<file path="flow/run.sh">
#!/bin/bash
# the make line also repeats each setting of config.mk as NAME=value (left out here)
make -C /OpenROAD-flow-scripts/flow DESIGN_CONFIG=/design/flow/config.mk WORK_HOME=/design/flow/orfs CLKGATE_MAP_FILE= finish
</file>
<file path="flow/config.mk">
export PLATFORM = sky130hd
export DESIGN_NAME = RISC_16
export DESIGN_NICKNAME = RISC_16
export VERILOG_FILES = /design/flow/design.v
export SDC_FILE = /design/flow/constraint.sdc
export NUM_CORES = 4
export LEC_CHECK = 0
export ABC_AREA = 1
export CAP_MARGIN = 20
export CORE_MARGIN = 2
export CORE_UTILIZATION = 72
export CTS_CLUSTER_DIAMETER = 229
export CTS_CLUSTER_SIZE = 98
export PLACE_DENSITY = 0.38
export SETUP_SLACK_MARGIN = -2.0
export SLEW_MARGIN = 20
export TNS_END_PERCENT = 10
</file>
<file path="flow/constraint.sdc">
create_clock -name core_clock -period 37.9 [get_ports {clk}]
set_input_delay 7.5800 -clock core_clock [delete_from_list [all_inputs] [get_ports {clk}]]
set_output_delay 7.5800 -clock core_clock [all_outputs]
set_load 0.01 [all_outputs]
</file>
<file path="flow/design.v">
module ALU(
	input 			[15:0]	a,
	input 			[15:0]	b,
	input 			[3:0] 	opcode,
	output	reg 	[15:0]	out
);
always @(a, b, opcode) begin
	case (opcode)
		4'b0000: out <= b;			 
		4'b0001: out <= a + b;
		4'b0010: out <= a * b;
		4'b0011: out <= (b == 16'd0) ? 16'hFFFF : a / b;	 
		4'b0100: out <= a > b;
		4'b0101: out <= a == b;
		4'b0110: out <= a >> b;
		4'b0111: out <= a << b;
		4'b1000: out <= a - b;
		4'b1001: out <= a >>> b;	 
		4'b1010: out <= ~a;
		4'b1011: out <= a < b;		
		4'b1100: out <= a & b;		 
		4'b1101: out <= a | b;		 
		4'b1110: out <= a ^ b;		 
		4'b1111: out <= 16'd0;		 
		default: out <= 16'd0;
	endcase
end
endmodule 
module Mux_2(
	input 	 		select,
	input [15:0] 	a,
	input [15:0] 	b,
	output [15:0] 	out
);
assign out = select? b : a;
endmodule 
module Sign_ext_8(
	input 	[7:0] 	a,
	output 	[15:0] 	out
);
assign out = {{8{a[7]}}, a};
endmodule 
module Reg(
	input 						enable,
	input 						clk,
	input 						rst,
	input 			[15:0] 	D,
	output 	reg	[15:0] 	Q
);
always @(posedge clk) begin
	if (rst) Q <= 16'd0;
	else case (enable)
		1'b1:		Q <= D;
		1'b0:		Q <= Q;
		default: Q <= Q;
	endcase
end
endmodule 
module Register_file(
	input							clk,
	input							rst,
	input 						read_enable,
	input							write_enable,
	input 			[3:0]		reg1,
	input				[3:0]		reg2,
	input				[15:0] 	in_data,
	output	reg	[15:0]	out_data1,
	output	reg	[15:0]	out_data2
);
	reg [15:0]	enable;
	wire [15:0] r_out [0:15];
	Reg r0 (.enable(enable[0]), .clk(clk), .rst(rst), .D(in_data), .Q(r_out[0]));
	Reg r1 (.enable(enable[1]), .clk(clk), .rst(rst), .D(in_data), .Q(r_out[1]));
	Reg r2 (.enable(enable[2]), .clk(clk), .rst(rst), .D(in_data), .Q(r_out[2]));
	Reg r3 (.enable(enable[3]), .clk(clk), .rst(rst), .D(in_data), .Q(r_out[3]));
	Reg r4 (.enable(enable[4]), .clk(clk), .rst(rst), .D(in_data), .Q(r_out[4]));
	Reg r5 (.enable(enable[5]), .clk(clk), .rst(rst), .D(in_data), .Q(r_out[5]));
	Reg r6 (.enable(enable[6]), .clk(clk), .rst(rst), .D(in_data), .Q(r_out[6]));
	Reg r7 (.enable(enable[7]), .clk(clk), .rst(rst), .D(in_data), .Q(r_out[7]));
	Reg r8 (.enable(enable[8]), .clk(clk), .rst(rst), .D(in_data), .Q(r_out[8]));
	Reg r9 (.enable(enable[9]), .clk(clk), .rst(rst), .D(in_data), .Q(r_out[9]));
	Reg r10 (.enable(enable[10]), .clk(clk), .rst(rst), .D(in_data), .Q(r_out[10]));
	Reg r11 (.enable(enable[11]), .clk(clk), .rst(rst), .D(in_data), .Q(r_out[11]));
	Reg r12 (.enable(enable[12]), .clk(clk), .rst(rst), .D(in_data), .Q(r_out[12]));
	Reg r13 (.enable(enable[13]), .clk(clk), .rst(rst), .D(in_data), .Q(r_out[13]));
	Reg r14 (.enable(enable[14]), .clk(clk), .rst(rst), .D(in_data), .Q(r_out[14]));
	Reg r15 (.enable(enable[15]), .clk(clk), .rst(rst), .D(in_data), .Q(r_out[15]));
always @(*) begin
	case (read_enable)
		1'b1:	begin
			out_data1 = r_out[reg1];
			out_data2 = r_out[reg2];
		end
		default: begin
			out_data1 = 16'd0;
			out_data2 = 16'd0;
		end
	endcase
	case (write_enable)
		1'b1: enable = 16'd1 << reg1;
		default: enable = 16'd0;
	endcase
end
endmodule
module PC_counter(
	input 						replace,		 
	input 						increment,	 
	input 						add,			 
	input 						clk,
	input 						rst,
	input 			[15:0] 	D,
	output 	reg	[15:0] 	Q
);
always @(posedge clk) begin
	if (rst) begin
		Q <= 16'd0;
	end else if (replace) begin
		Q <= D;
	end else if (increment) begin
		Q <= Q + 1'b1;
	end else if (add) begin
		Q <= Q + D;
	end
end
endmodule 
module tick_FSM(
	input					clk,
	input					rst,
	output reg	[4:0]	tick
);
always @(posedge clk) begin
	if (rst) tick <= 5'b10000;
	else case (tick)
		5'b10000: 	tick <= 5'b01000;		 
		5'b01000: 	tick <= 5'b00100;		 
		5'b00100: 	tick <= 5'b00010;		 
		5'b00010: 	tick <= 5'b00001;		 
		5'b00001: 	tick <= 5'b10000;		 
		default: 	tick <= 5'b10000;
	endcase
end
endmodule 
module Control_unit(
	input 						clk,
	input 						rst,
	input							enable,
	input 			[15:0] 	instruction,
	input				[4:0]		tick,
	input 			[15:0]	alu_out,
	output			[3:0]		Reg_a,
	output			[3:0] 	Reg_b,
	output 			[7:0] 	Sign_ext_in,
	output	reg				Reg_r_enable,
	output	reg				Reg_w_enable,
	output 	reg				ALU_mux,				 
	output	reg				Sign_mux,			 
	output 	reg				write_data_mux,
	output 	reg				disp_enable,
	output 	reg	[2:0] 	PC_enables,
	output	reg	[3:0] 	ALU_op
);
assign Reg_a = instruction[11:8];
assign Reg_b = instruction[7:4];
assign Sign_ext_in = instruction[7:0];
reg				Reg_r_enable_q, Reg_w_enable_q, ALU_mux_q, Sign_mux_q, write_data_mux_q, disp_enable_q;
reg		[2:0]	PC_enables_q;
reg		[3:0]	ALU_op_q;
always @(posedge clk) begin
	if (rst) begin
		Reg_r_enable_q <= 1'b0;
		Reg_w_enable_q <= 1'b0;
		ALU_mux_q <= 1'b0;
		Sign_mux_q <= 1'b0;
		write_data_mux_q <= 1'b0;
		disp_enable_q <= 1'b0;
		PC_enables_q <= 3'b0;
		ALU_op_q <= 4'b0;
	end else begin
		Reg_r_enable_q <= Reg_r_enable;
		Reg_w_enable_q <= Reg_w_enable;
		ALU_mux_q <= ALU_mux;
		Sign_mux_q <= Sign_mux;
		write_data_mux_q <= write_data_mux;
		disp_enable_q <= disp_enable;
		PC_enables_q <= PC_enables;
		ALU_op_q <= ALU_op;
	end
end
always @(*) begin
	Reg_r_enable = Reg_r_enable_q;
	Reg_w_enable = Reg_w_enable_q;
	ALU_mux = ALU_mux_q;
	Sign_mux = Sign_mux_q;
	write_data_mux = write_data_mux_q;
	disp_enable = disp_enable_q;
	PC_enables = PC_enables_q;
	ALU_op = ALU_op_q;
	case (enable)
		1'b1: begin
			case (tick)
				5'b10000: begin
					Reg_w_enable = 1'b0;
					disp_enable = 1'b0;
					case (instruction[15:12])
						4'b0000: begin
						end
						4'b1111: begin
						end
						default: begin
						end
					endcase
				end
				5'b01000: begin
					Sign_mux = 1'b1;
					case (instruction[15:12])
						4'b0000: begin
							Reg_r_enable = 1'b1;
						end
						4'b1111: begin
						end
						default: begin
							Reg_r_enable = 1'b1;
						end
					endcase
				end
				5'b00100: begin
					Reg_r_enable = 1'b0;
					case (instruction[15:12])
						4'b0000: begin
							ALU_mux = 1'b0;					 
							ALU_op = instruction[3:0];		 
						end
						4'b1111: begin
						end
						default: begin
							ALU_mux = 1'b1;		 
							case (instruction[15:12])
								4'b0001: ALU_op = 4'b0001;	 
								4'b0010: ALU_op = 4'b0000;	 
								4'b0011: ALU_op = 4'b1100;	 
								4'b0100: ALU_op = 4'b1101;	 
								4'b0101: ALU_op = 4'b1110;	 
								4'b0110: ALU_op = 4'b0111;	 
								4'b0111: ALU_op = 4'b0110;	 
								4'b1000: ALU_op = 4'b1001;	 
								4'b1001: ALU_op = 4'b1010;	 
								4'b1010: begin 					 
									Sign_mux = 1'b0;
									ALU_op = 4'b0101;
								end
								4'b1011: begin						 
									Sign_mux = 1'b0;
									ALU_op = 4'b0100;	
								end
								4'b1100: begin						 
									Sign_mux = 1'b0;
									ALU_op = 4'b1011;	
								end
								4'b1101: ;	 
								4'b1110: ;	 
								default: ALU_op = 4'b0000;
							endcase
						end
					endcase
				end
				5'b00010: begin
					case (instruction[15:12])
						4'b0000: begin
						end
						4'b1111: begin
						end
						default: begin
						end
					endcase
				end
				5'b00001: begin
					case (instruction[15:12])
						4'b0000: begin
							write_data_mux = 1'b0;
							Reg_w_enable = 1'b1;
							PC_enables = 3'b010;
						end
						4'b1111: begin
						end
						default: begin
							case (instruction[15:12])
								4'b1001: disp_enable = 1'b1;	 
								4'b1010: begin 					 
									PC_enables = alu_out[0]? 3'b100 : 3'b010;
								end
								4'b1011: begin						 
									PC_enables = alu_out[0]? 3'b100 : 3'b010;
								end
								4'b1100: begin						 
									PC_enables = alu_out[0]? 3'b100 : 3'b010;
								end
								4'b1101: ;	 
								4'b1110: ;	 
								default: begin
									write_data_mux = 1'b0;
									Reg_w_enable = 1'b1;
									PC_enables = 3'b010;
								end
							endcase
						end
					endcase
				end
				default: begin	 
				end
			endcase
		end
		default: begin
			Reg_r_enable = 1'b0;
			Reg_w_enable = 1'b0;
			ALU_op = 4'b0;
		end
	endcase
end
endmodule 
module RISC_16(
	output	[15:0]		t_alu_in1, 
	output	[15:0]		t_alu_in2,
	output	[15:0]		t_alu_out,
	input 				clk,
	input 				rst,			 
	input 				enable,
	input 	[15:0] 	instruction,
	output 	[4:0] 	tick_out,
	output 	[15:0] 	display
);
assign 	t_alu_in1 = alu_in1; 
assign	t_alu_in2 = alu_in2;
assign 	t_alu_out = alu_out;
wire 	[15:0] 	alu_out;
wire 	[3:0]		reg_a, reg_b;
wire 	[3:0] 	alu_op;
wire	[2:0]		pc_enables;
wire 				reg_r_enable, reg_w_enable, alu_mux, w_data_mux, sign_mux, disp_enable; 
wire 	[15:0] 	alu_in1, alu_in2, reg_in1, reg_in2, reg_out2, reg_data_in, sign_out, sign_mux_out, pc_out;
wire 	[7:0] 	sign_in;
wire	[4:0]		tick;
assign tick_out = tick;
Control_unit C0 (
	.clk(clk),
	.rst(rst),
	.enable(enable),
	.instruction(instruction),
	.tick(tick),
	.alu_out(alu_out),
	.Reg_a(reg_a),
	.Reg_b(reg_b),
	.Sign_ext_in(sign_in),
	.Reg_r_enable(reg_r_enable),
	.Reg_w_enable(reg_w_enable),
	.ALU_mux(alu_mux),
	.Sign_mux(sign_mux),
	.write_data_mux(w_data_mux),
	.disp_enable(disp_enable),
	.PC_enables(pc_enables),
	.ALU_op(alu_op)
);
Register_file R0 (
	.clk(clk),
	.rst(rst),
	.read_enable(reg_r_enable),
	.write_enable(reg_w_enable),
	.reg1(reg_a),
	.reg2(reg_b),
	.in_data(reg_data_in),
	.out_data1(alu_in1),
	.out_data2(reg_out2)
);
PC_counter PC(
	.replace(pc_enables[0]),
	.increment(pc_enables[1]),
	.add(pc_enables[2]),
	.clk(clk),
	.rst(rst),
	.D(sign_out),
	.Q(pc_out)
);
ALU Alu (
	.a(alu_in1),
	.b(alu_in2),
	.opcode(alu_op),
	.out(alu_out)
);
tick_FSM Tick (
	.clk(clk),
	.rst(rst),
	.tick(tick)
);
Mux_2 ALU_mux (
	.select(alu_mux),
	.a(reg_out2),
	.b(sign_mux_out),
	.out(alu_in2)
);
Mux_2 Write_data_mux (
	.select(w_data_mux),
	.a(alu_out),
	.b(alu_out),		 
	.out(reg_data_in)
);
Mux_2 Sign_ext_mux(
	.select(sign_mux),
	.a(16'd0),
	.b(sign_out),		
	.out(sign_mux_out)
);
Sign_ext_8 sign_x (
	.a(sign_in),
	.out(sign_out)
);
Reg disp_register(
	.enable(disp_enable),
	.clk(clk),
	.rst(rst),
	.D(~alu_out),
	.Q(display)			 
);
endmodule 
</file>
==> results of run 1 <==
## per-layer routing
| layer | overflow | GRT usage |
|---|---|---|
| met1 | 64 | 0.860 |
| met2 | 563 | 1.03 |
| met3 | 48 | 0.734 |
| met4 | 239 | 0.858 |
| met5 | 8 | 0.500 |
## metrics by stage
stage                     setup TNS [ps]  setup WS, ps  cell area, µm²
after floorplan                   -10990         -5220           28000
after global placement            -12180         -5450           32800
after detailed placement          -18740         -7370           32900
after CTS                         -13480         -5600           34900
## what timing repair did
| item | 4_1_cts |
|---|---|
| setup buffers | 180 |
| cloned | 1 |
| hold buffers | 0 |
| endpoints found under the hold margin | 0 |
| pin swaps | 152 |
| resized | 174 |
| endpoints found under the setup margin | 3 |
==> flow_metrics.tcl, run 1 <==
# collected from the flow reports
set metrics [dict create \
    yosysMostFrequentCell "nand2_1" \
    synth_nets 4536 \
    hpwl_mm 81.3 \
    initial_core_util 0.734 \
    ff_type "dfxtp_1" \
    ioPinCount 88 \
    numCtsBuffers 6 \
    ys_sh_simple 0.273 \
    htree_levels 1 \
    largest_area_cell "dfxtp_1" \
    syn_inst 4198 \
    area_leaders "dfxtp_1 (21%), nand2_1 (14%), ha_1 (11%)" \
    lastStage "5_1_grt" \
    clock_sinks 286 \
    ys_async_sr_fraction 0 \
    yosys_area_um2 27700 \
    root_buffer "clkbuf_16" \
    yosys_cells 4198 \
    post_synth_instance_area_um2 27700 \
    yosys-top-cells-count "nand2_1 (1027), inv_1 (424), o21ai_0 (391), a21oi_1 (361), nor2_1 (302)" \
    overflow 922 \
    die_w_um 200 \
    syn_avg_cell_area_um2 6.61 \
    mux_area_frac 0.000361 \
    synth_top_area_share 0.206 \
    yosysWarnings 6 \
    clockBufferDepth 3 \
    synth_xor_xnor_area_share 0.0325 \
    synth-seq-cells 286 \
    logic_family "simple AND/OR/NAND/NOR gates" \
    ys_sh_adder 0.166 \
    synth_cell_types 68 \
    synth-edff-count 0 \
    port_buffers 87 \
    postSynthSeqShare 0.206 \
    core_area_um2 37800 \
    dp_cells 5160 \
    outcome "did not finish" \
    stop_error "[ERROR GRT-0116] Global routing finished with congestion. Check the congestion regions in the DRC Viewer." \
    gp_congestion 1.21 \
    row_count 71 \
    ys_sh_aoi 0.226 \
    grt_usage 0.869 \
    die_y_um 200 \
    chipArea_um2 40100 \
]
==> run 2: changes to the inputs <==
- ABC_AREA: 1 -> unset
- CAP_MARGIN: 20 -> 0
- CELL_PAD_IN_SITES_DETAIL_PLACEMENT: unset -> 1
- CORE_ASPECT_RATIO: unset -> 1.6
- CORE_UTILIZATION: 72 -> 61
- CTS_CLUSTER_DIAMETER: 229 -> unset
- CTS_CLUSTER_SIZE: 98 -> unset
- GPL_ROUTABILITY_DRIVEN: unset -> 1
- GPL_TIMING_DRIVEN: unset -> 0
- MIN_ROUTING_LAYER: unset -> met2
- PLACE_DENSITY: 0.38 -> unset
- SETUP_SLACK_MARGIN: -2.0 -> 5.0
- SLEW_MARGIN: 20 -> 40
- TNS_END_PERCENT: 10 -> unset
- clock period: 37.9 -> 87.5 ns (I/O delays scaled with it)
==> run 2 against run 1 <==
  * The run again fails in 5_1_grt
  * Synthesized area increased by 7.3%
  * Synthesized cell count decreased by 6.7%
  * Die size increased by 26%
==> flow_metrics.tcl, run 2 <==
# collected from the flow reports
set metrics [dict create \
    synth-edff-count 0 \
    syn_avg_cell_area_um2 7.60 \
    yosys_area_um2 29800 \
    hpwl_mm 163 \
    mux_area_frac 0.0559 \
    ioPinCount 88 \
    clockBufferDepth 3 \
    yosys-top-cells-count "nand2_1 (533), nor2_1 (312), dfxtp_1 (286), a21oi_1 (280), o21ai_0 (245)" \
    core_area_um2 48200 \
    initial_core_util 0.617 \
    synth_xor_xnor_area_share 0.0310 \
    dpl-instance-area_um2 32000 \
    post_synth_instance_area_um2 29800 \
    row_count 102 \
    synth_top_area_share 0.192 \
    die_w_um 179 \
    ys_sh_aoi 0.264 \
    stop_error "[ERROR GRT-0116] Global routing finished with congestion. Check the congestion regions in the DRC Viewer." \
    ys_sh_adder 0.155 \
    outcome "did not finish" \
    logic_family "AND-OR/OR-AND gates" \
    port_buffers 86 \
    ys_async_sr_fraction 0 \
    synth_nets 4255 \
    clock_sinks 286 \
    synth_cell_types 112 \
    gp_congestion 1.69 \
    root_buffer "clkbuf_16" \
    htree_levels 1 \
    die_y_um 283 \
    largest_area_cell "dfxtp_1" \
    synth-seq-cells 286 \
    numCtsBuffers 24 \
    overflow 9180 \
    ff_type "dfxtp_1" \
    postCtsSetupBuffers 0 \
    syn_inst 3917 \
    postSynthSeqShare 0.192 \
    grt_usage 1.36 \
    ys_sh_simple 0.234 \
    yosysWarnings 6 \
    chipArea_um2 50600 \
    yosys_cells 3917 \
    yosysMostFrequentCell "nand2_1" \
    lastStage "5_1_grt" \
    area_leaders "dfxtp_1 (19%), ha_1 (10%), nand2_1 (6.7%)" \
    hold_buffers 0 \
]
-- run 2: per-stage QoR --
stage,worst slack (ps),hold slack (ps),std cells,utilization
after detailed placement,6520,469,4646,0.663
after global placement,10010,453,4627,0.651
after floorplan,20250,437,3917,-
after CTS,5030,493,4690,0.680
-- run 2: routing by layer --
| metal | GRT usage | GRT overflow |
|---|---|---|
| met1 | - | - |
| met4 | 1.23 | 1330 |
| met2 | 1.47 | 5037 |
| met3 | 1.32 | 2534 |
| met5 | 1.21 | 279 |
-- run 2: repair_timing --
| action | CTS |
|---|---|
| gates resized | 1 |
| gates cloned | 0 |
| setup endpoints to repair | 1 |
==> run 3: changes to the inputs <==
- ABC_AREA: unset -> 1
- CAP_MARGIN: 0 -> 20
- CELL_PAD_IN_SITES_DETAIL_PLACEMENT: 1 -> unset
- CORE_ASPECT_RATIO: 1.6 -> unset
- CORE_UTILIZATION: 61 -> 60
- CTS_CLUSTER_DIAMETER: unset -> 331
- GPL_ROUTABILITY_DRIVEN: 1 -> unset
- GPL_TIMING_DRIVEN: 0 -> unset
- HOLD_SLACK_MARGIN: unset -> 0.3
- MIN_ROUTING_LAYER: met2 -> unset
- SETUP_SLACK_MARGIN: 5.0 -> unset
- SLEW_MARGIN: 40 -> 20
- clock period: 87.5 -> 37.9 ns (I/O delays scaled with it)
==> run 3 against run 2 <==
  * Synthesized area fell by 6.8%
  * Die size fell by 5.3%
  * Synthesized cell count rose by 7.2%
  * The flow again stops in 5_1_grt
==> flow_metrics.tcl, run 3 <==
# collected from the flow reports
set metrics [dict create \
    yosysWarnings 6 \
    syn_inst 4198 \
    core_area_um2 45500 \
    syn_avg_cell_area_um2 6.61 \
    ys_sh_simple 0.273 \
    synth-seq-cells 286 \
    area_leaders "dfxtp_1 (21%), nand2_1 (14%), ha_1 (11%)" \
    hpwl_mm 85.6 \
    die_w_um 219 \
    ff_type "dfxtp_1" \
    yosys-top-cells-count "nand2_1 (1027), inv_1 (424), o21ai_0 (391), a21oi_1 (361), nor2_1 (302)" \
    yosys_cells 4198 \
    ys_sh_adder 0.166 \
    numCtsBuffers 25 \
    synth_nets 4536 \
    ys_sh_aoi 0.226 \
    mux_area_frac 0.000361 \
    clockBufferDepth 3 \
    outcome "did not finish" \
    grt_usage 0.768 \
    synth-edff-count 0 \
    gp_congestion 1.08 \
    yosysMostFrequentCell "nand2_1" \
    lastStage "5_1_grt" \
    pre_cts_ws_ps -7190 \
    root_buffer "clkbuf_16" \
    row_count 78 \
    ioPinCount 88 \
    largest_area_cell "dfxtp_1" \
    synth_xor_xnor_area_share 0.0325 \
    postSynthSeqShare 0.206 \
    overflow 300 \
    ys_async_sr_fraction 0 \
    post_synth_instance_area_um2 27700 \
    initial_core_util 0.610 \
    yosys_area_um2 27700 \
    clock_sinks 286 \
    htree_levels 1 \
    stop_error "[ERROR GRT-0232] Routing congestion too high. Check the congestion heatmap in the GUI." \
    die_y_um 219 \
    synth_cell_types 68 \
    synth_top_area_share 0.206 \
    chipArea_um2 48000 \
    logic_family "simple AND/OR/NAND/NOR gates" \
    port_buffers 87 \
]
-- run 3: routing by layer --
layer	GRT usage	GRT overflow
met3	0.631	14
met1	0.777	26
met2	0.935	152
met5	0.415	9
met4	0.691	99
-- run 3: what timing repair did --
item,in CTS
setup buffers,129
pin swaps,116
endpoints found under the setup margin,4
gates resized,162
hold buffers,0
-- run 3: per-stage QoR --
stage                     cells  cell area (µm²)
after floorplan            4198            28000
after global placement     5252            33100
after detailed placement   5252            33100
after CTS                  5425            35400
==> run 4: changes to the inputs <==
- CAP_MARGIN: 20 -> 30
- CORE_ASPECT_RATIO: unset -> 0.85
- CORE_UTILIZATION: 60 -> 66
- CTS_CLUSTER_DIAMETER: 331 -> 304
- HOLD_SLACK_MARGIN: 0.3 -> unset
- MAX_ROUTING_LAYER: unset -> met4
- MIN_ROUTING_LAYER: unset -> met1
- SETUP_SLACK_MARGIN: unset -> -2.0
- SLEW_MARGIN: 20 -> 5
- clock period: 37.9 -> 62.7 ns (I/O delays scaled with it)
==> run 4 against run 3 <==
  * The run now finishes clean
  * Die size is 8.9% lower
  * Synthesized cell count unchanged
  * Synthesized area did not move
==> flow_metrics.tcl, run 4 <==
# flow metrics
set metrics [dict create \
    endpoint_kind "primary output" \
    relSlewSlack 0.280 \
    hpwl_mm 78.9 \
    critPathMaxStageDelay_ps 760 \
    synth-edff-count 0 \
    area_leaders "dfxtp_1 (21%), nand2_1 (14%), ha_1 (11%)" \
    synth_top_area_share 0.206 \
    yosysMostFrequentCell "nand2_1" \
    grt_max_degree 149 \
    post_synth_instance_area_um2 27700 \
    skew_ps 21.7 \
    cp.depth 244 \
    syn2layout_area_growth_pct 8.66 \
    viasPerCell 6.44 \
    crit_family "AND-OR/OR-AND gates" \
    route.detailed.drc 0 \
    reg2reg_depth 244 \
    ant_nets 0 \
    ys_async_sr_fraction 0 \
    core_area_um2 41600 \
    ys_sh_simple 0.273 \
    ff_type "dfxtp_1" \
    r2r-end "disp_register.Q[0]" \
    grt_pass1_wl_mm 164 \
    yosys_area_um2 27700 \
    drt_iter0_markers 5068 \
    syn_avg_cell_area_um2 6.61 \
    clock_sinks 286 \
    post-route-period-util 0.970 \
    overflow 0 \
    grt_pass1_vias 27800 \
    yosysWarnings 6 \
    tightest_slew_ps 1080 \
    cp_slowest_cell "clkdlybuf4s50_1" \
    cap_violations 0 \
    drt-total-wl_mm 109 \
    row_count 69 \
    postSynthSeqShare 0.206 \
    numCtsBuffers 25 \
    synth_nets 4536 \
    hold_buffers 0 \
    largest_area_cell "dfxtp_1" \
    cts_tree "yes" \
    root_buffer "clkbuf_16" \
    vias 30900 \
    required_ps 50160 \
    fin_util 0.724 \
    yosys_cells 4198 \
    ys_sh_adder 0.166 \
    setup-tns-final_ps 0 \
    warning_count 71 \
    hold_depth 2 \
    mux_area_frac 0.000361 \
    critPathKind "in -> out" \
    hp-start "disp_register.Q[14]" \
    min_to "disp_register.Q[14]" \
    crit_path_frequent_cell "nand2_1" \
    logic_family "simple AND/OR/NAND/NOR gates" \
    die_w_um 226 \
    yosys-top-cells-count "nand2_1 (1027), inv_1 (424), o21ai_0 (391), a21oi_1 (361), nor2_1 (302)" \
    synth_xor_xnor_area_share 0.0325 \
    critPathLaunchType "input pin" \
    reg2reg_from "Tick.tick[1]" \
    outcome "finished clean" \
    initial_core_util 0.666 \
    htree_levels 1 \
    period_minus_slack_ps 60810 \
    die_y_um 193 \
    clk_latency_ps 570 \
    hold_ws_ps 509 \
    cp_num_buf_inv 31 \
    grt_usage 0.504 \
    ioPinCount 88 \
    syn_inst 4198 \
    wire_per_inst_um 22.8 \
    drt-pass1-iter-count 12 \
    fmax_mhz 16.4 \
    setup_viol 0 \
    gp_congestion 1.09 \
    slew_viol_final 0 \
    crit_end "t_alu_out[0]" \
    synth_cell_types 68 \
    hold_viol_final 0 \
    chipArea_um2 43700 \
    grt_antenna_before_repair 5 \
    cp_max_fo 32 \
    clk_pin_slew_ps 70 \
    clockBufferDepth 3 \
    layout.nets 4547 \
    critical_path.startpoint "instruction[6]" \
    ys_sh_aoi 0.226 \
    hp-class "reg -> reg" \
    port_buffers 87 \
    cp.arrival_ps 48270 \
    reg2reg_slack_ps 27400 \
    synth-seq-cells 286 \
]
run 4: layout make-up:
cell class              instances  area [µm²]
multi-input cells            3253       19500
fillers                      3478       11500
flip-flops and latches        286        5730
inverters                     467        1760
repair buffers                176        1560
clock buffers                  35         733
well taps                     568         711
clock inverters                11         141
diodes                          5        12.5
run 4: metrics by stage:
stage,setup WS [ps],instances,cell area [µm²]
floorplan,7460,4198,27700
detailed placement,1860,4744,29200
global route,-1930,4800,30100
CTS,1750,4790,30000
global placement,3350,4742,29100
finish,1890,4801,30100
run 4: routing by layer:
layer  global-route usage  part of all wire
met5                    -                 0
met3                0.181              0.17
met4                0.201             0.050
met1                0.684              0.39
met2                0.673              0.38
run 4: timing repair:
item	4_1_cts	5_1_grt
buffers inserted	0	0
resized	0	6
setup endpoints to repair	0	1
==> run 5: changes to the inputs <==
- CAP_MARGIN: 30 -> 5
- CORE_ASPECT_RATIO: 0.85 -> unset
- CORE_UTILIZATION: 66 -> 70
- CTS_CLUSTER_DIAMETER: 304 -> 293
- HOLD_SLACK_MARGIN: unset -> -0.08
- MIN_ROUTING_LAYER: met1 -> unset
- SETUP_SLACK_MARGIN: -2.0 -> unset
- SLEW_MARGIN: 5 -> 20
- clock period: 62.7 -> 48.5 ns (I/O delays scaled with it)
==> run 5 against run 4 <==
  * The flow now stops in 5_1_grt
  * Synthesized cell count unchanged
  * Synthesized area unchanged
  * Die size decreased by 5.6%
==> flow_metrics.tcl, run 5 <==
# collected from the flow reports
set metrics [dict create \
    lastStage "5_1_grt" \
    yosys_area_um2 27700 \
    overflow 23 \
    ys_sh_adder 0.166 \
    syn_avg_cell_area_um2 6.61 \
    pre_cts_ws_ps -1430 \
    chipArea_um2 41200 \
    dpl-instance-area_um2 31900 \
    synth_top_area_share 0.206 \
    synth-seq-cells 286 \
    clock_sinks 286 \
    port_buffers 87 \
    postSynthSeqShare 0.206 \
    yosys-top-cells-count "nand2_1 (1027), inv_1 (424), o21ai_0 (391), a21oi_1 (361), nor2_1 (302)" \
    yosys_cells 4198 \
    outcome "did not finish" \
    ff_type "dfxtp_1" \
    post_synth_instance_area_um2 27700 \
    row_count 72 \
    gp_congestion 1.21 \
    root_buffer "clkbuf_16" \
    mux_area_frac 0.000361 \
    logic_family "simple AND/OR/NAND/NOR gates" \
    syn_inst 4198 \
    numCtsBuffers 24 \
    yosysWarnings 6 \
    area_leaders "dfxtp_1 (21%), nand2_1 (14%), ha_1 (11%)" \
    synth_cell_types 68 \
    hold_buffers 0 \
    synth_xor_xnor_area_share 0.0325 \
    hpwl_mm 79.7 \
    ys_sh_aoi 0.226 \
    ys_sh_simple 0.273 \
    grt_usage 0.739 \
    initial_core_util 0.713 \
    largest_area_cell "dfxtp_1" \
    die_w_um 203 \
    stop_error "[ERROR GRT-0232] Routing congestion too high. Check the congestion heatmap in the GUI." \
    synth_nets 4536 \
    die_y_um 203 \
    clockBufferDepth 3 \
    ys_async_sr_fraction 0 \
    synth-edff-count 0 \
    yosysMostFrequentCell "nand2_1" \
    ioPinCount 88 \
    htree_levels 1 \
    core_area_um2 38900 \
]
[run 5: per-layer routing]
layer	overflow	GRT usage
met1	0	0.749
met2	8	0.916
met3	3	0.522
met4	12	0.690
met5	-	-
[run 5: through the flow]
step | utilization | instances
2_1_floorplan | - | 4198
4_1_cts | 0.848 | 5118
3_3_place_gp | 0.819 | 5051
3_5_place_dp | 0.819 | 5051
[run 5: repair_timing]
item | in CTS
cloned | 1
setup buffers | 22
pin swaps | 49
setup endpoints to repair | 2
gates resized | 54
==> run 6: changes to the inputs <==
- CAP_MARGIN: 5 -> 20
- CTS_CLUSTER_DIAMETER: 293 -> unset
- HOLD_SLACK_MARGIN: -0.08 -> unset
- MAX_ROUTING_LAYER: met4 -> unset
- clock period: 48.5 -> 21.0 ns (I/O delays scaled with it)
==> run 6 against run 5 <==
  * The run fails in 4_1_cts
  * Synthesized cell count unchanged
  * Die size unchanged
  * Synthesized area unchanged
==> flow_metrics.tcl, run 6 <==
# collected from the flow reports
set metrics [dict create \
    port_buffers 87 \
    postSynthSeqShare 0.206 \
    yosys_area_um2 27700 \
    stop_error "[ERROR DPL-0038] Utilization greater than 100%, impossible to legalize" \
    ys_sh_adder 0.166 \
    dpl-instance-area_um2 35000 \
    die_w_um 203 \
    row_count 72 \
    yosysWarnings 6 \
    outcome "did not finish" \
    yosys_cells 4198 \
    syn_avg_cell_area_um2 6.61 \
    ys_sh_simple 0.273 \
    initial_core_util 0.713 \
    ioPinCount 88 \
    ff_type "dfxtp_1" \
    logic_family "simple AND/OR/NAND/NOR gates" \
    mux_area_frac 0.000361 \
    synth_top_area_share 0.206 \
    synth_xor_xnor_area_share 0.0325 \
    ys_async_sr_fraction 0 \
    hpwl_mm 90.3 \
    yosys-top-cells-count "nand2_1 (1027), inv_1 (424), o21ai_0 (391), a21oi_1 (361), nor2_1 (302)" \
    syn_inst 4198 \
    chipArea_um2 41200 \
    synth_nets 4536 \
    synth_cell_types 68 \
    ys_sh_aoi 0.226 \
    area_leaders "dfxtp_1 (21%), nand2_1 (14%), ha_1 (11%)" \
    synth-edff-count 0 \
    largest_area_cell "dfxtp_1" \
    gp_congestion 1.17 \
    die_y_um 203 \
    synth-seq-cells 286 \
    dp_cells 5405 \
    core_area_um2 38900 \
    pre_cts_ws_ps -17870 \
    post_synth_instance_area_um2 27700 \
    yosysMostFrequentCell "nand2_1" \
    lastStage "4_1_cts" \
]
## run 6: metrics by stage
stage                      util  hold slack [ps]
after detailed placement  0.898              492
after global placement    0.898              481
after floorplan               -              501
==> run 7: changes to the inputs <==
- ABC_AREA: 1 -> unset
- CORE_UTILIZATION: 70 -> 31
- CTS_CLUSTER_SIZE: unset -> 30
- GPL_ROUTABILITY_DRIVEN: unset -> 0
- GPL_TIMING_DRIVEN: unset -> 0
- HOLD_SLACK_MARGIN: unset -> -0.06
- MIN_ROUTING_LAYER: unset -> met2
- PLACE_DENSITY: unset -> 0.76
- SLEW_MARGIN: 20 -> 35
- clock period: 21.0 -> 70.0 ns (I/O delays scaled with it)
==> run 7 against run 6 <==
  * The run fails in 5_1_grt
  * Die size up 140%
  * Synthesized cell count fell by 6.7%
  * Synthesized area is 7.3% higher
==> flow_metrics.tcl, run 7 <==
# collected from the flow reports
set metrics [dict create \
    postSynthSeqShare 0.192 \
    yosys_cells 3917 \
    yosysWarnings 6 \
    cts_resized 0 \
    ys_async_sr_fraction 0 \
    yosysMostFrequentCell "nand2_1" \
    htree_levels 1 \
    ioPinCount 88 \
    syn_avg_cell_area_um2 7.60 \
    grt_usage 0.704 \
    core_area_um2 95000 \
    synth_cell_types 112 \
    outcome "did not finish" \
    die_w_um 314 \
    clock_sinks 286 \
    die_y_um 314 \
    synth_nets 4255 \
    mux_area_frac 0.0559 \
    synth_xor_xnor_area_share 0.0310 \
    synth-edff-count 0 \
    yosys-top-cells-count "nand2_1 (533), nor2_1 (312), dfxtp_1 (286), a21oi_1 (280), o21ai_0 (245)" \
    lastStage "5_1_grt" \
    synth-seq-cells 286 \
    syn_inst 3917 \
    ff_type "dfxtp_1" \
    chipArea_um2 98500 \
    root_buffer "clkbuf_16" \
    synth_top_area_share 0.192 \
    hpwl_mm 108 \
    logic_family "AND-OR/OR-AND gates" \
    area_leaders "dfxtp_1 (19%), ha_1 (10%), nand2_1 (6.7%)" \
    overflow 1190 \
    row_count 113 \
    port_buffers 86 \
    dpl-instance-area_um2 32600 \
    initial_core_util 0.313 \
    postCtsSetupBuffers 0 \
    clockBufferDepth 3 \
    largest_area_cell "dfxtp_1" \
    hold_buffers 0 \
    post_synth_instance_area_um2 29800 \
    numCtsBuffers 29 \
    ys_sh_simple 0.234 \
    yosys_area_um2 29800 \
    stop_error "[ERROR GRT-0116] Global routing finished with congestion. Check the congestion regions in the DRC Viewer." \
    ys_sh_adder 0.155 \
    ys_sh_aoi 0.264 \
]
## run 7: metrics by stage
step	setup WS (ps)	hold slack, ps	std cells
after CTS	565	471	5334
after detailed placement	731	465	5281
after global placement	106	453	5268
after floorplan	9750	437	3917
## run 7: metal layers
| metal | GRT usage | GRT overflow |
|---|---|---|
| met5 | 0.501 | 86 |
| met4 | 0.606 | 231 |
| met3 | 0.795 | 551 |
| met2 | 0.701 | 322 |
| met1 | - | - |
==> run 8: changes to the inputs <==
- ABC_AREA: unset -> 1
- CORE_UTILIZATION: 31 -> 70
- CTS_CLUSTER_SIZE: 30 -> unset
- GPL_ROUTABILITY_DRIVEN: 0 -> unset
- GPL_TIMING_DRIVEN: 0 -> unset
- HOLD_SLACK_MARGIN: -0.06 -> unset
- MIN_ROUTING_LAYER: met2 -> unset
- PLACE_DENSITY: 0.76 -> unset
- SLEW_MARGIN: 35 -> 20
- clock period: 70.0 -> 20.4 ns (I/O delays scaled with it)
==> run 8 against run 7 <==
  * The run fails in 4_1_cts
  * Synthesized area shrank 6.8%
  * Die size down 58%
  * Synthesized cell count rose by 7.2%
==> flow_metrics.tcl, run 8 <==
# collected from the flow reports
set metrics [dict create \
    ff_type "dfxtp_1" \
    yosysWarnings 6 \
    yosysMostFrequentCell "nand2_1" \
    logic_family "simple AND/OR/NAND/NOR gates" \
    largest_area_cell "dfxtp_1" \
    die_w_um 203 \
    postSynthSeqShare 0.206 \
    synth_nets 4536 \
    ys_async_sr_fraction 0 \
    synth_top_area_share 0.206 \
    lastStage "4_1_cts" \
    row_count 72 \
    synth-edff-count 0 \
    die_y_um 203 \
    yosys_cells 4198 \
    initial_core_util 0.713 \
    syn_inst 4198 \
    ioPinCount 88 \
    hpwl_mm 88.9 \
    outcome "did not finish" \
    gp_congestion 1.19 \
    synth_xor_xnor_area_share 0.0325 \
    post_synth_instance_area_um2 27700 \
    ys_sh_aoi 0.226 \
    area_leaders "dfxtp_1 (21%), nand2_1 (14%), ha_1 (11%)" \
    yosys_area_um2 27700 \
    stop_error "[ERROR DPL-0038] Utilization greater than 100%, impossible to legalize" \
    dp_cells 5398 \
    synth-seq-cells 286 \
    chipArea_um2 41200 \
    core_area_um2 38900 \
    port_buffers 87 \
    ys_sh_simple 0.273 \
    syn_avg_cell_area_um2 6.61 \
    ys_sh_adder 0.166 \
    yosys-top-cells-count "nand2_1 (1027), inv_1 (424), o21ai_0 (391), a21oi_1 (361), nor2_1 (302)" \
    mux_area_frac 0.000361 \
    synth_cell_types 68 \
]
-- run 8: metrics by stage --
stage	TNS (ps)	cell area, µm²	setup slack (ps)	util
2_1_floorplan	-715300	28300	-15310	-
3_3_place_gp	-793780	34900	-15740	0.896
3_5_place_dp	-1004680	34900	-18100	0.896
==> run 9: changes to the inputs <==
- CAP_MARGIN: 20 -> 0
- CELL_PAD_IN_SITES_DETAIL_PLACEMENT: unset -> 2
- CORE_ASPECT_RATIO: unset -> 1.6
- CORE_UTILIZATION: 70 -> 61
- GPL_ROUTABILITY_DRIVEN: unset -> 0
- GPL_TIMING_DRIVEN: unset -> 1
- HOLD_SLACK_MARGIN: unset -> 0.18
- MIN_ROUTING_LAYER: unset -> met2
- SETUP_SLACK_MARGIN: unset -> 5.0
- SLEW_MARGIN: 20 -> 40
- clock period: 20.4 -> 87.5 ns (I/O delays scaled with it)
==> run 9 against run 8 <==
  * The run fails in 3_5_place_dp
  * Synthesized cell count unchanged
  * Synthesized area unchanged
  * Die size increased by 15%
==> flow_metrics.tcl, run 9 <==
# collected from the flow reports
set metrics [dict create \
    stop_error "[ERROR DPL-0033] detailed placement checks failed during check placement." \
    ioPinCount 88 \
    synth-edff-count 0 \
    yosys_area_um2 27700 \
    yosysWarnings 6 \
    yosys-top-cells-count "nand2_1 (1027), inv_1 (424), o21ai_0 (391), a21oi_1 (361), nor2_1 (302)" \
    core_area_um2 44800 \
    row_count 98 \
    ys_async_sr_fraction 0 \
    largest_area_cell "dfxtp_1" \
    yosysMostFrequentCell "nand2_1" \
    synth_top_area_share 0.206 \
    logic_family "simple AND/OR/NAND/NOR gates" \
    postSynthSeqShare 0.206 \
    synth_xor_xnor_area_share 0.0325 \
    ys_sh_adder 0.166 \
    synth-seq-cells 286 \
    chipArea_um2 47200 \
    die_y_um 274 \
    die_w_um 173 \
    lastStage "3_5_place_dp" \
    synth_nets 4536 \
    ff_type "dfxtp_1" \
    post_synth_instance_area_um2 27700 \
    port_buffers 87 \
    initial_core_util 0.620 \
    synth_cell_types 68 \
    syn_avg_cell_area_um2 6.61 \
    outcome "did not finish" \
    syn_inst 4198 \
    ys_sh_aoi 0.226 \
    ys_sh_simple 0.273 \
    mux_area_frac 0.000361 \
    area_leaders "dfxtp_1 (21%), nand2_1 (14%), ha_1 (11%)" \
    yosys_cells 4198 \
]
[run 9: metrics by stage]
stage | std cells | hold slack (ps) | setup slack [ps]
global placement | 4779 | 483 | 17590
floorplan | 4198 | 501 | 22340
==> run 10: changes to the inputs <==
- CAP_MARGIN: 0 -> 20
- CELL_PAD_IN_SITES_DETAIL_PLACEMENT: 2 -> unset
- CORE_ASPECT_RATIO: 1.6 -> unset
- CORE_UTILIZATION: 61 -> 70
- GPL_ROUTABILITY_DRIVEN: 0 -> unset
- GPL_TIMING_DRIVEN: 1 -> unset
- HOLD_SLACK_MARGIN: 0.18 -> unset
- MIN_ROUTING_LAYER: met2 -> unset
- SETUP_SLACK_MARGIN: 5.0 -> unset
- SLEW_MARGIN: 40 -> 20
- clock period: 87.5 -> 20.9 ns (I/O delays scaled with it)
==> run 10 against run 9 <==
  * The flow stops in 4_1_cts
  * Synthesized cell count did not move
  * Die size fell by 13%
  * Synthesized area did not move
==> flow_metrics.tcl, run 10 <==
# collected from the flow reports
set metrics [dict create \
    ys_sh_adder 0.166 \
    yosys_area_um2 27700 \
    lastStage "4_1_cts" \
    ys_sh_aoi 0.226 \
    synth_nets 4536 \
    yosys_cells 4198 \
    stop_error "[ERROR DPL-0038] Utilization greater than 100%, impossible to legalize" \
    synth-seq-cells 286 \
    ff_type "dfxtp_1" \
    synth_cell_types 68 \
    logic_family "simple AND/OR/NAND/NOR gates" \
    yosys-top-cells-count "nand2_1 (1027), inv_1 (424), o21ai_0 (391), a21oi_1 (361), nor2_1 (302)" \
    synth_top_area_share 0.206 \
    die_w_um 203 \
    ys_async_sr_fraction 0 \
    gp_congestion 1.17 \
    largest_area_cell "dfxtp_1" \
    port_buffers 87 \
    hpwl_mm 90.8 \
    yosysWarnings 6 \
    yosysMostFrequentCell "nand2_1" \
    area_leaders "dfxtp_1 (21%), nand2_1 (14%), ha_1 (11%)" \
    syn_inst 4198 \
    die_y_um 203 \
    synth-edff-count 0 \
    initial_core_util 0.713 \
    dp_cells 5402 \
    mux_area_frac 0.000361 \
    post_synth_instance_area_um2 27700 \
    outcome "did not finish" \
    syn_avg_cell_area_um2 6.61 \
    core_area_um2 38900 \
    ys_sh_simple 0.273 \
    postSynthSeqShare 0.206 \
    synth_xor_xnor_area_share 0.0325 \
    chipArea_um2 41200 \
    row_count 72 \
    ioPinCount 88 \
]
==> run 10: stage by stage <==
step / setup WS (ps) / cell area, µm²
global placement: -15430 / 34900
floorplan: -15080 / 28300
detailed placement: -18610 / 34900
==> run 11: changes to the inputs <==
- CORE_UTILIZATION: 70 -> 65
- CTS_CLUSTER_DIAMETER: unset -> 331
- MAX_ROUTING_LAYER: unset -> met4
- clock period: 20.9 -> 41.6 ns (I/O delays scaled with it)
==> run 11 against run 10 <==
  * The run fails in 5_1_grt
  * Synthesized area stayed put
  * Die size grew 7.5%
  * Synthesized cell count unchanged
==> flow_metrics.tcl, run 11 <==
# collected from the flow reports
set metrics [dict create \
    outcome "did not finish" \
    lastStage "5_1_grt" \
    stop_error "[ERROR GRT-0116] Global routing finished with congestion. Check the congestion regions in the DRC Viewer." \
    synth_xor_xnor_area_share 0.0325 \
    ys_async_sr_fraction 0 \
    htree_levels 1 \
    area_leaders "dfxtp_1 (21%), nand2_1 (14%), ha_1 (11%)" \
    clock_sinks 286 \
    synth_top_area_share 0.206 \
    mux_area_frac 0.000361 \
    ys_sh_adder 0.166 \
    synth-seq-cells 286 \
    yosys_area_um2 27700 \
    row_count 75 \
    ys_sh_simple 0.273 \
    syn_inst 4198 \
    yosysMostFrequentCell "nand2_1" \
    die_y_um 211 \
    synth_nets 4536 \
    ys_sh_aoi 0.226 \
    yosys_cells 4198 \
    grt_usage 0.705 \
    synth_cell_types 68 \
    ff_type "dfxtp_1" \
    clockBufferDepth 3 \
    synth-edff-count 0 \
    post_synth_instance_area_um2 27700 \
    overflow 123 \
    core_area_um2 42000 \
    ioPinCount 88 \
    chipArea_um2 44300 \
    numCtsBuffers 25 \
    syn_avg_cell_area_um2 6.61 \
    yosys-top-cells-count "nand2_1 (1027), inv_1 (424), o21ai_0 (391), a21oi_1 (361), nor2_1 (302)" \
    logic_family "simple AND/OR/NAND/NOR gates" \
    root_buffer "clkbuf_16" \
    die_w_um 211 \
    gp_congestion 1.12 \
    initial_core_util 0.660 \
    postSynthSeqShare 0.206 \
    yosysWarnings 6 \
    port_buffers 87 \
    hpwl_mm 85.0 \
    largest_area_cell "dfxtp_1" \
]
-- run 11: per-stage QoR --
| stage | worst slack (ps) | std cells | util | instance area [µm²] |
|---|---|---|---|---|
| 2_1_floorplan | -2910 | 4198 | - | 28000 |
| 3_3_place_gp | -3210 | 5170 | 0.780 | 32800 |
| 3_5_place_dp | -4870 | 5170 | 0.780 | 32800 |
| 4_1_cts | -3730 | 5377 | 0.835 | 35100 |
-- run 11: routing by layer --
metal  global-route usage  overflow
met2                0.909        69
met3                0.448         7
met5                    -         -
met4                0.635        38
met1                0.727         9
-- run 11: what timing repair did --
item | in CTS
hold buffers | 0
endpoints found under the setup margin | 3
setup buffers | 162
pin swaps | 106
gates resized | 80
cloned | 1
==> run 12: changes to the inputs <==
- CORE_UTILIZATION: 65 -> 71
- CTS_CLUSTER_DIAMETER: 331 -> unset
- MAX_ROUTING_LAYER: met4 -> unset
- clock period: 41.6 -> 20.0 ns (I/O delays scaled with it)
==> run 12 against run 11 <==
  * The flow stops in 4_1_cts
  * Die size down 8.3%
  * Synthesized area stayed put
  * Synthesized cell count did not move
==> flow_metrics.tcl, run 12 <==
# collected from the flow reports
set metrics [dict create \
    syn_avg_cell_area_um2 6.61 \
    ys_sh_simple 0.273 \
    ys_sh_adder 0.166 \
    synth_cell_types 68 \
    ys_async_sr_fraction 0 \
    yosys-top-cells-count "nand2_1 (1027), inv_1 (424), o21ai_0 (391), a21oi_1 (361), nor2_1 (302)" \
    synth-edff-count 0 \
    postSynthSeqShare 0.206 \
    initial_core_util 0.719 \
    hpwl_mm 93.0 \
    row_count 72 \
    die_w_um 202 \
    chipArea_um2 40700 \
    logic_family "simple AND/OR/NAND/NOR gates" \
    port_buffers 87 \
    ioPinCount 88 \
    syn_inst 4198 \
    gp_congestion 1.23 \
    area_leaders "dfxtp_1 (21%), nand2_1 (14%), ha_1 (11%)" \
    yosys_cells 4198 \
    outcome "did not finish" \
    yosysMostFrequentCell "nand2_1" \
    core_area_um2 38600 \
    yosys_area_um2 27700 \
    largest_area_cell "dfxtp_1" \
    synth_xor_xnor_area_share 0.0325 \
    synth_top_area_share 0.206 \
    synth_nets 4536 \
    dpl-instance-area_um2 35000 \
    ys_sh_aoi 0.226 \
    stop_error "[ERROR DPL-0038] Utilization greater than 100%, impossible to legalize" \
    synth-seq-cells 286 \
    die_y_um 202 \
    ff_type "dfxtp_1" \
    post_synth_instance_area_um2 27700 \
    lastStage "4_1_cts" \
    yosysWarnings 6 \
    mux_area_frac 0.000361 \
]
-- run 12: metrics by stage --
| step | util | worst slack (ps) | hold WS (ps) | instances |
|---|---|---|---|---|
| after floorplan | - | -15550 | 501 | 4198 |
| after global placement | 0.908 | -15890 | 481 | 5420 |
| after detailed placement | 0.908 | -19020 | 487 | 5420 |
==> run 13: changes to the inputs <==
- CORE_UTILIZATION: 71 -> 58
- CTS_CLUSTER_DIAMETER: unset -> 329
- clock period: 20.0 -> 46.6 ns (I/O delays scaled with it)
==> run 13 against run 12 <==
  * Die size up 22%
  * Now fails the layout checks on negative setup slack
  * Synthesized cell count unchanged
  * Synthesized area unchanged
==> flow_metrics.tcl, run 13 <==
# flow metrics
set metrics [dict create \
    reg2reg_from "Tick.tick[1]" \
    grt_max_degree 149 \
    pre_cts_ws_ps -1640 \
    crit_path_frequent_cell "nand2_2" \
    yosysMostFrequentCell "nand2_1" \
    ys_sh_aoi 0.226 \
    cp.arrival_ps 37880 \
    reg2reg_depth 241 \
    syn_inst 4198 \
    grt_pass1_wl_mm 177 \
    ys_async_sr_fraction 0 \
    hold_viol_final 0 \
    setup_slack_ps -599 \
    overflow 0 \
    clk_latency_ps 550 \
    crit_family "AND-OR/OR-AND gates" \
    cp_num_buf_inv 28 \
    cap_violations 0 \
    ant_nets 0 \
    numCtsBuffers 25 \
    ys_sh_simple 0.273 \
    diodes 0 \
    logic_family "simple AND/OR/NAND/NOR gates" \
    mux_area_frac 0.000361 \
    area_leaders "dfxtp_1 (21%), nand2_1 (14%), ha_1 (11%)" \
    drt-pass1-iter-count 13 \
    gp_congestion 1.06 \
    so_faults "negative setup slack" \
    fmax_mhz 21.2 \
    fin_area_um2 35700 \
    vias 33200 \
    yosys_area_um2 27700 \
    period_minus_slack_ps 47200 \
    critPathKind "in -> out" \
    clock_sinks 286 \
    core_area_um2 47400 \
    setup_viol 1 \
    cp.depth 242 \
    hold_depth 2 \
    min_to "disp_register.Q[9]" \
    slew_viol_final 0 \
    initial_core_util 0.584 \
    dp_cells 5247 \
    ioPinCount 88 \
    synth_top_area_share 0.206 \
    wire_per_inst_um 22.6 \
    post_synth_instance_area_um2 27700 \
    rsz0062_at_grt "true" \
    chipArea_um2 49600 \
    synth-seq-cells 286 \
    warning_count 71 \
    row_count 80 \
    r2r-end "R0.r11.Q[0]" \
    ys_sh_adder 0.166 \
    endpoint_kind "primary output" \
    relSlewSlack 0.214 \
    layout.nets 5115 \
    critPathMaxStageDelay_ps 340 \
    htree_levels 1 \
    largest_area_cell "dfxtp_1" \
    syn_avg_cell_area_um2 6.61 \
    yosys_cells 4198 \
    ff_type "dfxtp_1" \
    viasPerCell 6.14 \
    yosysWarnings 6 \
    critPathLaunchType "input pin" \
    hpwl_mm 84.1 \
    grt_usage 0.462 \
    clockBufferDepth 3 \
    reg2reg_slack_ps 17330 \
    critical_path.startpoint "instruction[6]" \
    die_w_um 223 \
    outcome "complete, but fails checks" \
    die_y_um 223 \
    fin_cells 5410 \
    synth-edff-count 0 \
    synth_xor_xnor_area_share 0.0325 \
    dpl-instance-area_um2 32900 \
    hp-start "disp_register.Q[9]" \
    root_buffer "clkbuf_16" \
    crit_end "t_alu_out[0]" \
    grt_pass1_vias 31100 \
    required_ps 37280 \
    synth_nets 4536 \
    syn2layout_area_growth_pct 28.8 \
    postSynthSeqShare 0.206 \
    cp_max_fo 8 \
    post-route-period-util 1.01 \
    port_buffers 87 \
    tightest_slew_ps 1180 \
    hp-class "reg -> reg" \
    cp_slowest_cell "or3_1" \
    clk_pin_slew_ps 60 \
    drt_iter0_markers 3962 \
    drt-total-wl_mm 122 \
    grt_antenna_before_repair 3 \
    yosys-top-cells-count "nand2_1 (1027), inv_1 (424), o21ai_0 (391), a21oi_1 (361), nor2_1 (302)" \
    route.detailed.drc 0 \
    skew_ps 16.7 \
    cts_tree "yes" \
    synth_cell_types 68 \
]
## run 13: what timing repair did
action                                  CTS  global route
pin swaps                                62           190
setup buffers                            44            73
gates cloned                              0             1
hold buffers                              0             0
gates resized                            47           291
endpoints found under the setup margin    2             3
## run 13: layout make-up
class                      instances  area, µm²
sequential                       286       5730
clock buffer                      31        658
clock inverter                    14        209
fill                            3640      11700
timing repair buffer             744       5960
inverter                         467       1790
tap                              615        769
multi-input combinational       3253      20600
## run 13: metal layers
metal | up-vias | share of wire | track usage | wire, µm
met2 | 2179 | 0.43 | 0.730 | 52400
met5 | - | 0.00047 | 0 | 57
met1 | 15200 | 0.36 | 0.544 | 43600
met4 | 4 | 0.097 | 0.348 | 11800
met3 | 728 | 0.12 | 0.113 | 14300
li1 | 15100 | - | - | -
## run 13: per-stage QoR
| stage | setup TNS [ps] | utilization | hold slack [ps] |
|---|---|---|---|
| 3_3_place_gp | -469 | 0.692 | 486 |
| 6_report | -599 | 0.753 | 506 |
| 5_1_grt | -3830 | 0.753 | 522 |
| 3_5_place_dp | -2460 | 0.692 | 489 |
| 2_1_floorplan | 0 | - | 501 |
| 4_1_cts | -468 | 0.720 | 506 |
==> run 14: changes to the inputs <==
- CAP_MARGIN: 20 -> 10
- CELL_PAD_IN_SITES_DETAIL_PLACEMENT: unset -> 1
- CELL_PAD_IN_SITES_GLOBAL_PLACEMENT: unset -> 0
- CORE_ASPECT_RATIO: unset -> 0.9
- CORE_MARGIN: 2 -> 10
- CORE_UTILIZATION: 58 -> 30
- CTS_CLUSTER_DIAMETER: 329 -> 309
- GPL_ROUTABILITY_DRIVEN: unset -> 0
- MIN_ROUTING_LAYER: unset -> met2
- PLACE_DENSITY: unset -> 0.75
- SETUP_SLACK_MARGIN: unset -> -2.0
- SLEW_MARGIN: 20 -> 5
- TNS_END_PERCENT: unset -> 75
- clock period: 46.6 -> 59.6 ns (I/O delays scaled with it)
==> run 14 against run 13 <==
  * The run now fails in 5_1_grt
  * Die size increased by 110%
  * Synthesized cell count unchanged
  * Synthesized area unchanged
==> flow_metrics.tcl, run 14 <==
# collected from the flow reports
set metrics [dict create \
    numCtsBuffers 31 \
    clock_sinks 286 \
    logic_family "simple AND/OR/NAND/NOR gates" \
    dp_cells 5407 \
    postCtsSetupBuffers 0 \
    synth-edff-count 0 \
    yosysWarnings 6 \
    area_leaders "dfxtp_1 (21%), nand2_1 (14%), ha_1 (11%)" \
    synth_cell_types 68 \
    overflow 355 \
    ys_sh_adder 0.166 \
    root_buffer "clkbuf_16" \
    hold_buffers 0 \
    ys_async_sr_fraction 0 \
    yosys_area_um2 27700 \
    synth-seq-cells 286 \
    core_area_um2 91400 \
    hpwl_mm 102 \
    yosys-top-cells-count "nand2_1 (1027), inv_1 (424), o21ai_0 (391), a21oi_1 (361), nor2_1 (302)" \
    initial_core_util 0.303 \
    chipArea_um2 105000 \
    synth_xor_xnor_area_share 0.0325 \
    yosys_cells 4198 \
    syn_inst 4198 \
    htree_levels 1 \
    ys_sh_simple 0.273 \
    post_synth_instance_area_um2 27700 \
    synth_top_area_share 0.206 \
    ff_type "dfxtp_1" \
    postSynthSeqShare 0.206 \
    outcome "did not finish" \
    syn_avg_cell_area_um2 6.61 \
    clockBufferDepth 3 \
    die_w_um 340 \
    synth_nets 4536 \
    mux_area_frac 0.000361 \
    lastStage "5_1_grt" \
    grt_usage 0.535 \
    largest_area_cell "dfxtp_1" \
    stop_error "[ERROR GRT-0116] Global routing finished with congestion. Check the congestion regions in the DRC Viewer." \
    ys_sh_aoi 0.226 \
    port_buffers 87 \
    dpl-instance-area_um2 30000 \
    die_y_um 308 \
    row_count 105 \
    yosysMostFrequentCell "nand2_1" \
    ioPinCount 88 \
]
[run 14: metrics by stage]
stage	util	setup WS [ps]	hold slack [ps]	setup TNS, ps
after floorplan	-	5600	501	0
after CTS	0.340	-1920	514	-2400
after global placement	0.328	650	481	0
after detailed placement	0.328	-3770	495	-6260
[run 14: timing repair]
item / 4_1_cts
gates cloned: 1
resized: 14
pin swaps: 1
endpoints found under the setup margin: 2
[run 14: routing by layer]
metal  GRT usage  overflow
met1           -         -
met2       0.556        79
met3       0.597       157
met5       0.420        52
met4       0.410        67
==> run 15: changes to the inputs <==
- ABC_AREA: 1 -> unset
- CAP_MARGIN: 10 -> 20
- CELL_PAD_IN_SITES_DETAIL_PLACEMENT: 1 -> unset
- CELL_PAD_IN_SITES_GLOBAL_PLACEMENT: 0 -> unset
- CORE_ASPECT_RATIO: 0.9 -> unset
- CORE_MARGIN: 10 -> 2
- CORE_UTILIZATION: 30 -> 57
- CTS_CLUSTER_DIAMETER: 309 -> 379
- GPL_ROUTABILITY_DRIVEN: 0 -> unset
- MAX_ROUTING_LAYER: unset -> met4
- MIN_ROUTING_LAYER: met2 -> unset
- PLACE_DENSITY: 0.75 -> unset
- SETUP_SLACK_MARGIN: -2.0 -> unset
- SLEW_MARGIN: 5 -> 20
- TNS_END_PERCENT: 75 -> unset
- clock period: 59.6 -> 46.4 ns (I/O delays scaled with it)
==> run 15 against run 14 <==
  * Now fails the layout checks on negative setup slack
  * Synthesized area up 7.3%
  * Die size shrank 49%
  * Synthesized cell count down 6.7%
==> flow_metrics.tcl, run 15 <==
# flow metrics
set metrics [dict create \
    outcome "complete, but fails checks" \
    so_faults "negative setup slack" \
    htree_levels 1 \
    slew_viol_final 0 \
    numCtsBuffers 27 \
    fillerInstances 3820 \
    wire_per_inst_um 31.2 \
    hp-start "R0.r13.Q[9]" \
    min_to "R0.r13.Q[9]" \
    rsz0062_at_grt "true" \
    core_area_um2 51500 \
    regArea_um2 5730 \
    gp_congestion 1.24 \
    synth_xor_xnor_area_share 0.0310 \
    ys_sh_aoi 0.264 \
    overflow 0 \
    vias 38700 \
    syn2layout_area_growth_pct 30.8 \
    drt-pass1-iter-count 12 \
    setup_slack_ps -2380 \
    hpwl_mm 119 \
    cp_max_fo 8 \
    ys_sh_simple 0.234 \
    warning_count 70 \
    drt_iter0_markers 7315 \
    reg2reg_slack_ps 15470 \
    relSlewSlack 0.127 \
    largest_area_cell "dfxtp_1" \
    viasPerCell 7.34 \
    post_synth_instance_area_um2 29800 \
    ff_type "dfxtp_1" \
    ioPinCount 88 \
    yosys_area_um2 29800 \
    ys_async_sr_fraction 0 \
    cp_num_buf_inv 17 \
    die_w_um 233 \
    cp.arrival_ps 39500 \
    yosys-top-cells-count "nand2_1 (533), nor2_1 (312), dfxtp_1 (286), a21oi_1 (280), o21ai_0 (245)" \
    fin_area_um2 38900 \
    clk_latency_ps 590 \
    synth-seq-cells 286 \
    critical_path.startpoint "instruction[5]" \
    synth_nets 4255 \
    cap_violations 0 \
    ys_sh_adder 0.155 \
    grt_pass1_wl_mm 229 \
    critPathLaunchType "input pin" \
    period_minus_slack_ps 48780 \
    synth_cell_types 112 \
    hp-class "reg -> reg" \
    critPathMaxStageDelay_ps 800 \
    tightest_slew_ps 1310 \
    endpoint_kind "primary output" \
    yosysWarnings 6 \
    grt_max_degree 112 \
    syn_inst 3917 \
    grt_pass1_vias 35900 \
    cts_tree "yes" \
    post-route-period-util 1.05 \
    crit_path_frequent_cell "o21a_1" \
    grt_antenna_before_repair 9 \
    clock_sinks 286 \
    cp_slowest_cell "nor3_1" \
    area_leaders "dfxtp_1 (19%), ha_1 (10%), nand2_1 (6.7%)" \
    clk_pin_slew_ps 70 \
    die_y_um 233 \
    syn_avg_cell_area_um2 7.60 \
    crit_family "AND-OR/OR-AND gates" \
    hold_buffers 0 \
    postSynthSeqShare 0.192 \
    reg2reg_from "Tick.tick[1]" \
    synth_top_area_share 0.192 \
    port_buffers 87 \
    hold_viol_final 0 \
    yosys_cells 3917 \
    hold_ws_ps 478 \
    mux_area_frac 0.0559 \
    chipArea_um2 54100 \
    skew_ps 29.0 \
    ant_nets 0 \
    initial_core_util 0.578 \
    setup_viol 2 \
    logic_family "AND-OR/OR-AND gates" \
    dpl-instance-area_um2 35800 \
    root_buffer "clkbuf_16" \
    comb_area_um2 23500 \
    hold_depth 2 \
    synth-edff-count 0 \
    row_count 83 \
    clockBufferDepth 3 \
    critPathKind "in -> out" \
    required_ps 37120 \
    drt-total-wl_mm 165 \
    grt_usage 0.587 \
    route.detailed.drc 0 \
    r2r-end "R0.r13.Q[0]" \
    cp.depth 162 \
    crit_end "t_alu_out[0]" \
    yosysMostFrequentCell "nand2_1" \
    reg2reg_depth 160 \
    layout.nets 4908 \
    fmax_mhz 20.5 \
]
==> run 15: what timing repair did <==
item | CTS | global route
pin swaps | 103 | 92
cloned | 2 | 0
setup buffers | 64 | 64
gates resized | 101 | 138
endpoints found under the setup margin | 2 | 2
==> run 15: layer usage <==
layer  up-vias  global-route usage  share of wire
li1      15500                   -              -
met1     17900               0.693           0.34
met2      3973               0.766           0.37
met3      1400               0.301           0.19
met4         0               0.393          0.096
met5         -                   -              0
==> run 15: per-stage QoR <==
step,setup WS [ps],cells,utilization,TNS [ps]
after floorplan,-818,3917,-,-818
after global placement,-1050,5091,0.695,-1050
after detailed placement,-2120,5091,0.695,-2670
after CTS,2.72,5205,0.732,0
after global routing,-3560,5278,0.756,-5210
final,-2380,5280,0.756,-2960
==> run 15: final cells by class <==
class,instances,area share
flip-flops and latches,286,0.147
clock inverters,12,0.00514
well taps,680,0.0219
repair buffers,878,0.181
diodes,11,0.000707
multi-input cells,3157,0.603
clock buffers,36,0.0195
inverters,220,0.0217
